==> run K <==
Design digital_loc, start of the top module:
module digital_loc(
    input key_a,
    input key_b,
    input key_c,
    input key_d,
    input reset,
	 input clk,
    output [6:0] postion_state,
	 output  [3:0] x,
	 output reg [1:0] Led2,
	 output  [3:0] selector,
	 output reg dot,
	 output S_CLK,
	 output LR_CLK,
	 output M_CLK,
	 output  Sin
    );
Settings: LEC_CHECK=0, ABC_AREA=0, CAP_MARGIN=20, CORE_ASPECT_RATIO=0.99, CORE_MARGIN=2, CORE_UTILIZATION=54, CTS_CLUSTER_DIAMETER=323, GPL_ROUTABILITY_DRIVEN=0, GPL_TIMING_DRIVEN=1, MAX_ROUTING_LAYER=met4, MIN_ROUTING_LAYER=met1, PLACE_DENSITY=0.51, SLEW_MARGIN=5, TNS_END_PERCENT=60; clock period 7.23 ns.
run.sh (not shown) runs the stock make flow with config.mk's settings and CLKGATE_MAP_FILE=.
==> run H: changes against run K <==
==> flow/config.mk (replaced) <==
export PLATFORM = sky130hd
export DESIGN_NAME = digital_loc
export DESIGN_NICKNAME = digital_loc
export VERILOG_FILES = /design/flow/design.v
export SDC_FILE = /design/flow/constraint.sdc
export NUM_CORES = 4
export LEC_CHECK = 0
export CAP_MARGIN = 20
export CORE_MARGIN = 2
export CORE_UTILIZATION = 70
export SLEW_MARGIN = 20
==> flow/constraint.sdc (replaced) <==
create_clock -name core_clock -period 4.47 [get_ports {clk}]
set_input_delay 0.8940 -clock core_clock [delete_from_list [all_inputs] [get_ports {clk}]]
set_output_delay 0.8940 -clock core_clock [all_outputs]
set_load 0.01 [all_outputs]
==> run P: changes against run K <==
==> flow/config.mk (replaced) <==
export PLATFORM = sky130hd
export DESIGN_NAME = digital_loc
export DESIGN_NICKNAME = digital_loc
export VERILOG_FILES = /design/flow/design.v
export SDC_FILE = /design/flow/constraint.sdc
export NUM_CORES = 4
export LEC_CHECK = 0
export CAP_MARGIN = 20
export CELL_PAD_IN_SITES_GLOBAL_PLACEMENT = 0
export CORE_MARGIN = 2
export CORE_UTILIZATION = 72
export CTS_CLUSTER_DIAMETER = 231
export GPL_TIMING_DRIVEN = 1
export MIN_ROUTING_LAYER = met1
export PLACE_DENSITY = 0.38
export SLEW_MARGIN = 20
==> flow/constraint.sdc (replaced) <==
create_clock -name core_clock -period 2.95 [get_ports {clk}]
set_input_delay 0.5900 -clock core_clock [delete_from_list [all_inputs] [get_ports {clk}]]
set_output_delay 0.5900 -clock core_clock [all_outputs]
set_load 0.01 [all_outputs]
==> run A: changes against run K <==
==> flow/config.mk (replaced) <==
export PLATFORM = sky130hd
export DESIGN_NAME = digital_loc
export DESIGN_NICKNAME = digital_loc
export VERILOG_FILES = /design/flow/design.v
export SDC_FILE = /design/flow/constraint.sdc
export NUM_CORES = 4
export LEC_CHECK = 0
export CAP_MARGIN = 20
export CELL_PAD_IN_SITES_GLOBAL_PLACEMENT = 0
export CORE_MARGIN = 2
export CORE_UTILIZATION = 66
export CTS_CLUSTER_DIAMETER = 32
export GPL_TIMING_DRIVEN = 1
export MIN_ROUTING_LAYER = met1
export PLACE_DENSITY = 0.45
export SLEW_MARGIN = 20
==> flow/constraint.sdc (replaced) <==
create_clock -name core_clock -period 3.46 [get_ports {clk}]
set_input_delay 0.6920 -clock core_clock [delete_from_list [all_inputs] [get_ports {clk}]]
set_output_delay 0.6920 -clock core_clock [all_outputs]
set_load 0.01 [all_outputs]
==> comparison <==
The highest routed wire length belongs to run P, the lowest to run H. Run A completed without violations. Run H produced a clean layout. Run K completed without violations. Run P produced a layout that fails on negative setup slack. Between run K and run H, the lower worst hold slack is in run H (gap 79 ps). Between run K and run A, the lower clock power is in run K (gap 68%, measured against run A). Register-to-register slack: run K is better than run H (2800 ps). Of run P and run K, run P has the higher via count (gap about 10%, measured against run K). Power: run K is smaller than run A (62%). Final cell count, highest first: run A, run P, run K, run H. In synthesized cell count, run H and run P do not differ.
==> figures <==
| metric | run P | run A | run K | run H |
|---|---|---|---|---|
| Via count | 14,400 | 13,900 | 13,000 | 13,400 |
| Buffer-and-inverter tally for the worst setup path | 2 | 2 | 3 | 3 |
| Slack of the worst reg-to-reg path | 190 ps | 500 ps | 3960 ps | 1200 ps |
| Design Area, Final | 18,500 µm² | 18,600 µm² | 17,600 µm² | 17,400 µm² |
| Least setup slack across all paths after layout | -58.7 ps | 80.2 ps | 2460 ps | 272 ps |
| Status | failed layout checks | finished clean | finished clean | finished clean |
| Reasons for failing layout checks | negative setup slack | - | - | - |
| Reg-to-reg startpoint | H1[2] | H1[2] | state[1] | H1[2] |
| Total Routed Length | 41,500 µm | 39,500 µm | 37,400 µm | 37,000 µm |
| Combinational share of power | 1.3% | 1.0% | 1.1% | 1.3% |
| Worst Hold Margin | 3.19 ps | 152 ps | 482 ps | 402 ps |
| Number of search-and-repair iterations in the first detailed-routing pass | 8 | 6 | 5 | 5 |
| Most prevalent standard cell on the critical path | - | sky130_fd_sc_hd__ha_1 | sky130_fd_sc_hd__inv_1 | sky130_fd_sc_hd__inv_1 |
| DIE WIDTH | 153 µm | 160 µm | 177 µm | 155 µm |
| Worst-path clk slew | 70 ps | 50 ps | 60 ps | 60 ps |
| Critical path launch point | H1[1] | A_min1[1] | H1[0] | H1[0] |
| Clock Skews | 15.7 ps | 36.4 ps | 10.5 ps | 39.7 ps |
| Inserted Clock Buffers | 28 | 52 | 29 | 28 |

---

==> trial 22 <==
Starting RTL as in the previous note.
export LEC_CHECK = 0
export ABC_AREA = 1
export CAP_MARGIN = 10
export CELL_PAD_IN_SITES_GLOBAL_PLACEMENT = 3
export CORE_MARGIN = 10
export CORE_UTILIZATION = 59
export CTS_CLUSTER_SIZE = 15
export GPL_TIMING_DRIVEN = 0
export MAX_ROUTING_LAYER = met4
export SLEW_MARGIN = 5
export TNS_END_PERCENT = 75
create_clock -name core_clock -period 10.0 [get_ports {clk}]
==> trial 80 (differences from trial 22) <==
==> flow/config.mk (replaced) <==
export PLATFORM = sky130hd
export DESIGN_NAME = digital_loc
export DESIGN_NICKNAME = digital_loc
export VERILOG_FILES = /design/flow/design.v
export SDC_FILE = /design/flow/constraint.sdc
export NUM_CORES = 4
export LEC_CHECK = 0
export ABC_AREA = 1
export CAP_MARGIN = 0
export CORE_MARGIN = 2
export CORE_UTILIZATION = 72
export CTS_CLUSTER_DIAMETER = 390
export CTS_CLUSTER_SIZE = 15
export PLACE_DENSITY_LB_ADDON = 0.05
export SETUP_SLACK_MARGIN = 0.37
export SLEW_MARGIN = 20
==> flow/constraint.sdc (replaced) <==
create_clock -name core_clock -period 3.03 [get_ports {clk}]
set_input_delay 0.6060 -clock core_clock [delete_from_list [all_inputs] [get_ports {clk}]]
set_output_delay 0.6060 -clock core_clock [all_outputs]
set_load 0.01 [all_outputs]
==> notes <==
- Between trial 22 and trial 80, the lower die size is in trial 80 (gap about 45%, measured against trial 80).
- Trial 22 ended with an error in global placement without I/O (3_1_place_gp_skip_io), error GPL-0301. Trial 80 went through all stages and came out clean.
- In area after synthesis, trial 80 and trial 22 do not differ.
- Synthesized cell count is the same in trial 80 and trial 22.

---

==> inputs of build 35 <==
Starting RTL as in the previous note.
## digital_loc
module digital_loc(
    input key_a,
    input key_b,
    input key_c,
    input key_d,
    input reset,
	 input clk,
    output [6:0] postion_state,
	 output  [3:0] x,
	 output reg [1:0] Led2,
	 output  [3:0] selector,
	 output reg dot,
	 output S_CLK,
	 output LR_CLK,
	 output M_CLK,
	 output  Sin
    );
Settings: LEC_CHECK=0, CAP_MARGIN=20, CELL_PAD_IN_SITES_DETAIL_PLACEMENT=1, CORE_MARGIN=10, CORE_UTILIZATION=46, CTS_CLUSTER_SIZE=84, GPL_ROUTABILITY_DRIVEN=0, GPL_TIMING_DRIVEN=1, HOLD_SLACK_MARGIN=-0.08, MAX_ROUTING_LAYER=met4, SLEW_MARGIN=30, TNS_END_PERCENT=55; clock period 4.87 ns.
==> inputs of trial 39, as changes to build 35 <==
Settings changed: ABC_AREA from default to 1, CELL_PAD_IN_SITES_DETAIL_PLACEMENT 1 to default, CELL_PAD_IN_SITES_GLOBAL_PLACEMENT from default to 0, CORE_MARGIN 10 to 2, CORE_UTILIZATION 46 to 72, CTS_CLUSTER_DIAMETER from default to 105, CTS_CLUSTER_SIZE 84 to default, GPL_ROUTABILITY_DRIVEN 0 to default, HOLD_SLACK_MARGIN -0.08 to default, MAX_ROUTING_LAYER met4 to default, MIN_ROUTING_LAYER from default to met1, PLACE_DENSITY from default to 0.66, SLEW_MARGIN 30 to 20, TNS_END_PERCENT 55 to default.
==> flow/constraint.sdc (replaced) <==
create_clock -name core_clock -period 2.95 [get_ports {clk}]
set_input_delay 0.5900 -clock core_clock [delete_from_list [all_inputs] [get_ports {clk}]]
set_output_delay 0.5900 -clock core_clock [all_outputs]
set_load 0.01 [all_outputs]
==> qor summary <==
| quantity | build 35 | trial 39 |
|---|---|---|
| Status | complete, no violations | failed layout checks |
| Reasons for failing layout checks | - | hold timing, setup timing |
| Global routing met2 resource utilization | 34.3% | 68.3% |
| Area of the placeable core | 0.0345 mm^2 | 0.0236 mm^2 |
| P_seq | 0.00215 W | 0.00354 W |
| Instance count on the critical path | 7 | 9 |
| Nets at Floorplan | 1922 | 2611 |
| Number of buffers and inverters on the critical path | 3 | 2 |
| Setup-violating endpoint count in the final report | 0 | 1 |
| Number of clock buffers inserted by TritonCTS | 30 | 28 |
| Worst r2r src | state[1] | H2[3] |
| Post-route standard cell area excluding fillers | 0.0177 mm^2 | 0.0195 mm^2 |
| Seq/total area | 36.4% | 33.0% |
| Mean area per synthesized cell | 8.68 um^2 | 6.88 um^2 |
| VDD IR max | 0.303 mV | 0.449 mV |
| Detailed Routing Iterations Pass 1 | 5 | 8 |
| Clock power frac | 50.6% | 50.7% |
| Post CTS Setup Buffer Count | 0 | 5 |

---

==> trial 62: inputs <==
digital_loc again, from the RTL that the note above started with.
clock: 4.39 ns
lec_check: 0
abc_area: 0
cap_margin: 20
cell_pad_in_sites_global_placement: 2
core_aspect_ratio: 0.88
core_margin: 2
core_utilization: 40
max_routing_layer: met5
place_density_lb_addon: 0.08
setup_slack_margin: -0.06
slew_margin: 20
==> build 30: changes against trial 62 <==
==> flow/config.mk (replaced) <==
export PLATFORM = sky130hd
export DESIGN_NAME = digital_loc
export DESIGN_NICKNAME = digital_loc
export VERILOG_FILES = /design/flow/design.v
export SDC_FILE = /design/flow/constraint.sdc
export NUM_CORES = 4
export LEC_CHECK = 0
export CAP_MARGIN = 20
export CELL_PAD_IN_SITES_GLOBAL_PLACEMENT = 3
export CORE_MARGIN = 2
export CORE_UTILIZATION = 58
export CTS_CLUSTER_DIAMETER = 32
export GPL_TIMING_DRIVEN = 1
export MIN_ROUTING_LAYER = met1
export SLEW_MARGIN = 20
==> flow/constraint.sdc (replaced) <==
create_clock -name core_clock -period 2.98 [get_ports {clk}]
set_input_delay 0.5960 -clock core_clock [delete_from_list [all_inputs] [get_ports {clk}]]
set_output_delay 0.5960 -clock core_clock [all_outputs]
set_load 0.01 [all_outputs]
==> comparison <==
- In build 30 the die size is smaller than in trial 62, by about 30%.
- Synthesized cell count is the same in build 30 and trial 62.
- In area after synthesis, build 30 and trial 62 do not differ.
- Trial 62 finished with timing, DRC and antenna clean. Build 30 failed in global placement without I/O (3_1_place_gp_skip_io), error GPL-0301.

---

==> job 1646: inputs <==
digital_loc again, from the RTL that the note above started with.
Settings: LEC_CHECK=0, ABC_AREA=1, CAP_MARGIN=0, CELL_PAD_IN_SITES_GLOBAL_PLACEMENT=0, CORE_MARGIN=2, CORE_UTILIZATION=72, CTS_CLUSTER_DIAMETER=231, GPL_TIMING_DRIVEN=1, MIN_ROUTING_LAYER=met1, PLACE_DENSITY=0.38, SLEW_MARGIN=5; clock period 2.95 ns.
==> job 7615: changes against job 1646 <==
CAP_MARGIN = 20   (was 0)
CELL_PAD_IN_SITES_GLOBAL_PLACEMENT = not set   (was 0)
CTS_CLUSTER_DIAMETER = not set   (was 231)
CTS_CLUSTER_SIZE = 11   (was not set)
GPL_TIMING_DRIVEN = not set   (was 1)
MIN_ROUTING_LAYER = not set   (was met1)
PLACE_DENSITY = not set   (was 0.38)
PLACE_DENSITY_LB_ADDON = 0.02   (was not set)
SETUP_SLACK_MARGIN = 0.88   (was not set)
SLEW_MARGIN = 20   (was 5)
==> flow/constraint.sdc (replaced) <==
create_clock -name core_clock -period 2.97 [get_ports {clk}]
set_input_delay 0.5940 -clock core_clock [delete_from_list [all_inputs] [get_ports {clk}]]
set_output_delay 0.5940 -clock core_clock [all_outputs]
set_load 0.01 [all_outputs]
==> job 8342: changes against job 1646 <==
ABC_AREA = not set   (was 1)
CAP_MARGIN = 20   (was 0)
CELL_PAD_IN_SITES_GLOBAL_PLACEMENT = not set   (was 0)
CORE_UTILIZATION = 40   (was 72)
CTS_CLUSTER_DIAMETER = not set   (was 231)
GPL_TIMING_DRIVEN = not set   (was 1)
MIN_ROUTING_LAYER = not set   (was met1)
PLACE_DENSITY = not set   (was 0.38)
SLEW_MARGIN = 20   (was 5)
==> flow/constraint.sdc (replaced) <==
create_clock -name core_clock -period 10.0 [get_ports {clk}]
set_input_delay 2.0000 -clock core_clock [delete_from_list [all_inputs] [get_ports {clk}]]
set_output_delay 2.0000 -clock core_clock [all_outputs]
set_load 0.01 [all_outputs]
==> job 6022: changes against job 1646 <==
CAP_MARGIN = 20   (was 0)
CELL_PAD_IN_SITES_GLOBAL_PLACEMENT = not set   (was 0)
CORE_ASPECT_RATIO = 0.69   (was not set)
CTS_CLUSTER_DIAMETER = not set   (was 231)
CTS_CLUSTER_SIZE = 12   (was not set)
GPL_TIMING_DRIVEN = not set   (was 1)
MIN_ROUTING_LAYER = not set   (was met1)
PLACE_DENSITY = not set   (was 0.38)
SLEW_MARGIN = 20   (was 5)
==> flow/constraint.sdc (replaced) <==
create_clock -name core_clock -period 2.97 [get_ports {clk}]
set_input_delay 0.5940 -clock core_clock [delete_from_list [all_inputs] [get_ports {clk}]]
set_output_delay 0.5940 -clock core_clock [all_outputs]
set_load 0.01 [all_outputs]
==> comparison <==
Clock power, lowest first: job 8342, job 6022, job 7615, job 1646.
Cell area: job 8342 < job 6022 < job 1646 < job 7615.
Clock skew: job 1646 is higher than job 6022 (0.017 ns).
Of job 8342 and job 7615, job 7615 has the higher critical path depth (gap 2).
Die area: job 8342 is higher than job 7615 (63%).
Against job 7615, the total power of job 6022 is smaller by 6.2%.
Job 7615 finished with negative setup slack left. Job 6022 finished with timing, DRC and antenna clean. Job 1646 finished with negative hold slack, negative setup slack left. Job 8342 completed without violations.
Sequential cell count is the same in job 8342 and job 7615.
Of job 6022 and job 7615, job 7615 has the higher utilization (gap 9.1 points).
==> figures <==
| item | job 8342 | job 1646 | job 6022 | job 7615 |
|---|---|---|---|---|
| Outcome | finished clean | failed layout checks | finished clean | failed layout checks |
| Layout check failures | - | negative hold slack, negative setup slack | - | negative setup slack |
| Vias in the first global route | 12680 | 17620 | 17020 | 18300 |
| CP Depth | 8 | 9 | 9 | 10 |
| Met3 Track Usage GR | 2.216% | 6.590% | 9.721% | 6.434% |
| Sequential cell fraction of total power | 46.7% | 47.9% | 51.4% | 48.2% |
| Area fraction in compound gates after synthesis | 14.29% | 10.08% | 10.08% | 10.08% |
| Clk cell area share | 5.914% | 4.988% | 4.160% | 4.369% |
| Min setup slack post-route | 4.756 ns | -0.04838 ns | 0.03749 ns | -0.1513 ns |
| Clock group share of total power | 52.1% | 50.7% | 47.1% | 50.5% |
| Initial DRC count | 994 | 2509 | 2516 | 4210 |
| Routed length on met2 | 17570 µm | 25110 µm | 22590 µm | 29050 µm |
| Power density normalized to cell area | 126.1 nW/µm² | 377.8 nW/µm² | 352.6 nW/µm² | 341.9 nW/µm² |
| Gates resized, CTS repair | 0 | 50 | 46 | 214 |
| Area taken by multi-input logic gates | 8897 µm² | 9714 µm² | 9714 µm² | 10540 µm² |
| Synthesis-to-layout area growth | 10.79% | 12.10% | 11.28% | 22.38% |
| Arrival time reported for the critical path endpoint | 3.24 ns | 2.41 ns | 2.34 ns | 2.53 ns |
| Cell depth of the worst min-delay path | 1 | - | - | 2 |
No activity file was given, so power comes from the tool's default toggle rates.
